// circ
module circ(clk, reset, pushin, Xin, Rin, pushout, Yout);
input clk,reset,pushin;
input [23:0] Xin,Rin;
output pushout;
output [23:0] Yout;
reg [23:0] Xl,Rl;
reg V1;
reg [47:0] X2,R2,diff,Diff;
reg V2;
reg V3;
reg [24:0] res;
reg [26:0] rv;
always @(posedge(clk) or posedge(reset)) begin
  if(reset) begin
    V1<=0;
    Xl<=0;
    Rl<=0;
  end else begin
    V1<= pushin;
    Xl<= Xin;
    Rl<= Rin;
  end
end
always @(posedge(clk) or posedge(reset)) begin
  if(reset) begin
    V2 <= 0;
    X2 <= 0;
    R2 <= 0;
  end else begin
    V2 <= V1;
    X2 <= Xl*Xl;
    R2 <= Rl*Rl;
  end
end
always @(posedge(clk) or posedge(reset)) begin
 if(reset) begin
  V3 <= 0;
  Diff <= 0;
 end else begin
  V3 <= V2;
  Diff <= R2-X2;
 end
end
integer ix;
always @(*) begin
 res=0;
 rv=0;
 diff=Diff;
 for(ix=0; ix < 24; ix=ix+1) begin 
   rv = { rv[24:0], diff[47:46] };
   diff={ diff[45:0],2'b0};
   if( { 1'b0,res[23:0],2'b1 } <= rv ) begin
     rv=rv - { 1'b0,res[23:0],2'b1 };
     res = { res[23:0],1'b1 };
   end else res= { res[23:0],1'b0 };
 end
end
assign pushout=V3;
assign Yout = res[23:0];
endmodule
Settings: LEC_CHECK=0, ABC_AREA=1, CAP_MARGIN=0, CELL_PAD_IN_SITES_DETAIL_PLACEMENT=0, CORE_ASPECT_RATIO=0.5, CORE_MARGIN=2, CORE_UTILIZATION=58, CTS_CLUSTER_DIAMETER=331, CTS_CLUSTER_SIZE=98, GPL_TIMING_DRIVEN=0, SETUP_SLACK_MARGIN=5.0, SLEW_MARGIN=10; clock period 44.8 ns.
run.sh (not shown) runs the stock make flow with config.mk's settings and CLKGATE_MAP_FILE=.
The first run finished with negative setup slack left.
Then changed:
ABC_AREA = not set   (was 1)
CAP_MARGIN = 20   (was 0)
CELL_PAD_IN_SITES_DETAIL_PLACEMENT = not set   (was 0)
CORE_ASPECT_RATIO = not set   (was 0.5)
CORE_UTILIZATION = 40   (was 58)
CTS_CLUSTER_DIAMETER = not set   (was 331)
CTS_CLUSTER_SIZE = not set   (was 98)
GPL_TIMING_DRIVEN = not set   (was 0)
SETUP_SLACK_MARGIN = not set   (was 5.0)
SLEW_MARGIN = 20   (was 10)
clock period = 80.0 ns   (was 44.8 ns; I/O delays follow)
What happened:
- This time the run went through all stages and came out clean
- critical path depth goes up by 29
- clock-buffer cell count goes up by 2
- utilization goes down by 29 points
- setup slack gets better by 9.1 ns
- wire length goes down by about a fifth
- synthesized area goes down by a few percent
Then changed:
CELL_PAD_IN_SITES_DETAIL_PLACEMENT = 2   (was not set)
CELL_PAD_IN_SITES_GLOBAL_PLACEMENT = 0   (was not set)
CORE_ASPECT_RATIO = 1.14   (was not set)
CORE_MARGIN = 3   (was 2)
CORE_UTILIZATION = 67   (was 40)
HOLD_SLACK_MARGIN = 0.28   (was not set)
MIN_ROUTING_LAYER = met2   (was not set)
SETUP_SLACK_MARGIN = 5.0   (was not set)
TNS_END_PERCENT = 40   (was not set)
The changed run ended with an error in 3_5_place_dp.
Synthesized cell count does not change.
Synthesized area does not change.
Die area fell by 39%.

---

run A:
Starting RTL as in the previous note.
Settings: LEC_CHECK=0, CAP_MARGIN=20, CELL_PAD_IN_SITES_DETAIL_PLACEMENT=2, CELL_PAD_IN_SITES_GLOBAL_PLACEMENT=0, CORE_ASPECT_RATIO=1.14, CORE_MARGIN=3, CORE_UTILIZATION=42, CTS_CLUSTER_SIZE=61, GPL_ROUTABILITY_DRIVEN=0, HOLD_SLACK_MARGIN=0.28, MAX_ROUTING_LAYER=met4, MIN_ROUTING_LAYER=met2, PLACE_DENSITY=0.72, SETUP_SLACK_MARGIN=5.0, SLEW_MARGIN=20, TNS_END_PERCENT=75; clock period 80.0 ns.
As the logs show, run A stopped at 5_1_grt after a tool error, so it never reached the end of the flow.
Input changes introduced in run B (baseline for comparison: run A):
Settings: changing CORE_UTILIZATION from 42 to 40; changing SLEW_MARGIN from 20 to 10; removing MIN_ROUTING_LAYER (formerly met2); removing HOLD_SLACK_MARGIN (formerly 0.28); removing MAX_ROUTING_LAYER (formerly met4); changing TNS_END_PERCENT from 75 to 45; removing CELL_PAD_IN_SITES_GLOBAL_PLACEMENT (formerly 0); removing PLACE_DENSITY (formerly 0.72); changing CORE_MARGIN from 3 to 2; removing SETUP_SLACK_MARGIN (formerly 5.0); removing CTS_CLUSTER_SIZE (formerly 61); removing CELL_PAD_IN_SITES_DETAIL_PLACEMENT (formerly 2); changing CORE_ASPECT_RATIO from 1.14 to 1.39.
--- outcome ---
The final layout from run B, which completed every stage, passed the timing, design-rule and antenna checks at the end of the flow.
~same synthesized area in run A and run B
The run showing the smaller pre-CTS setup slack is run A.
Number of rows in the core area (run B vs. run A) increases by more than 10%
Changes observed in run B relative to run A: number of cells in Yosys stat essentially unchanged; die outline height higher; die size increased by 4.0% relative to the old numbers.
> inputs changed (run B -> run C)
Settings: clearing CORE_ASPECT_RATIO, which used to be 1.39; putting CTS_CLUSTER_DIAMETER at 333 where nothing was set; putting CTS_CLUSTER_SIZE at 99 where nothing was set; putting CELL_PAD_IN_SITES_GLOBAL_PLACEMENT at 1 where nothing was set; putting PLACE_DENSITY_LB_ADDON at 0.27 where nothing was set; swapping 45 for 15 in TNS_END_PERCENT; putting ABC_AREA at 0 where nothing was set; clearing GPL_ROUTABILITY_DRIVEN, which used to be 0; swapping 10 for 0 in SLEW_MARGIN; swapping 40 for 42 in CORE_UTILIZATION.
==> results <==
- Where die area is concerned, run B is outperformed by run C.
- No run among run B and run C stopped early or left any final violation; all are clean.
- Run C vs run B: period utilization down

---

job 101:
Starting RTL as in the previous note.
Settings: LEC_CHECK=0, ABC_AREA=1, CAP_MARGIN=0, CORE_MARGIN=2, CORE_UTILIZATION=72, CTS_CLUSTER_DIAMETER=332, MAX_ROUTING_LAYER=met4, PLACE_DENSITY=0.65, SLEW_MARGIN=20; clock period 38.2 ns.
Job 101: it failed with a tool error in clock tree synthesis, so there are no final results.
--- input diff job 101..job 102 ---
- a deleted ABC_AREA that had been 1
- a change of CORE_UTILIZATION from 72 to 71
- a deleted PLACE_DENSITY that had been 0.65
- a deleted MAX_ROUTING_LAYER that had been met4
- a change of CAP_MARGIN from 0 to 20
- a deleted CTS_CLUSTER_DIAMETER that had been 332
- a change of the clock period (ns, I/O delays scaled along) from 38.2 to 50.0
==> comparison <==
Each of job 102 and job 101 falls short of a clean finish.
Run status, job 102: aborted in global routing, error GRT-0116
Die area in job 102 is 5.5% below job 101.
The post-synthesis average cell area in job 102 sits 20% above the value recorded for job 101.
In job 102 relative to job 101, synthesized cell count had gone down by more than 10%.
Of job 102 and job 101, the higher half-perimeter wire length of the detailed placement result belongs to job 101.
Looking at setup slack at placement across both flows, job 102 is the weaker of the two, with job 101 ahead.
The synthesized cell area in job 101 is 1.07 times that in job 102.
> inputs changed (job 102 -> job 103)
- a change of CORE_UTILIZATION from 71 to 45
- a change of the clock period (ns, I/O delays scaled along) from 50.0 to 71.4
[summary]
- Job 103 closes out successfully: all stages finished, all timing, DRC and antenna checks passed.
- Flow for job 102 halted at global routing, error code GRT-0116.
- Taking job 102 as the reference, in job 103 count of cells resized by post-cts repair went down by 264, number of instances in the placed design went down by about 8%.
- HPWL after detailed placement for job 103 is lower than for job 102.
- Summary of job 103 over job 102: vertical die dimension increased about 25%, die size rose by about 60%, total clock buffers created by CTS ~0 delta, total core area rose 59%, placed standard-cell area fell about 14%.
[inputs] job 104 vs job 103
- changing CORE_UTILIZATION from 45 to 68
- setting ABC_AREA to 1 for the first time
- setting CTS_CLUSTER_DIAMETER to 237 for the first time
- setting CTS_CLUSTER_SIZE to 92 for the first time
- changing the clock period (ns, I/O delays scaled along) from 71.4 to 88.9
Findings:
Changes observed in job 104 relative to job 103: sequential share of layout area held; setup slack up 8.11 ns; detailed-route vias per instance grew by 0.66; placement-stage cell area increased about 2.5%.
A uppermost metal layer occupied by signal nets of met5 is what job 104 shows, while met4 belongs to job 103.
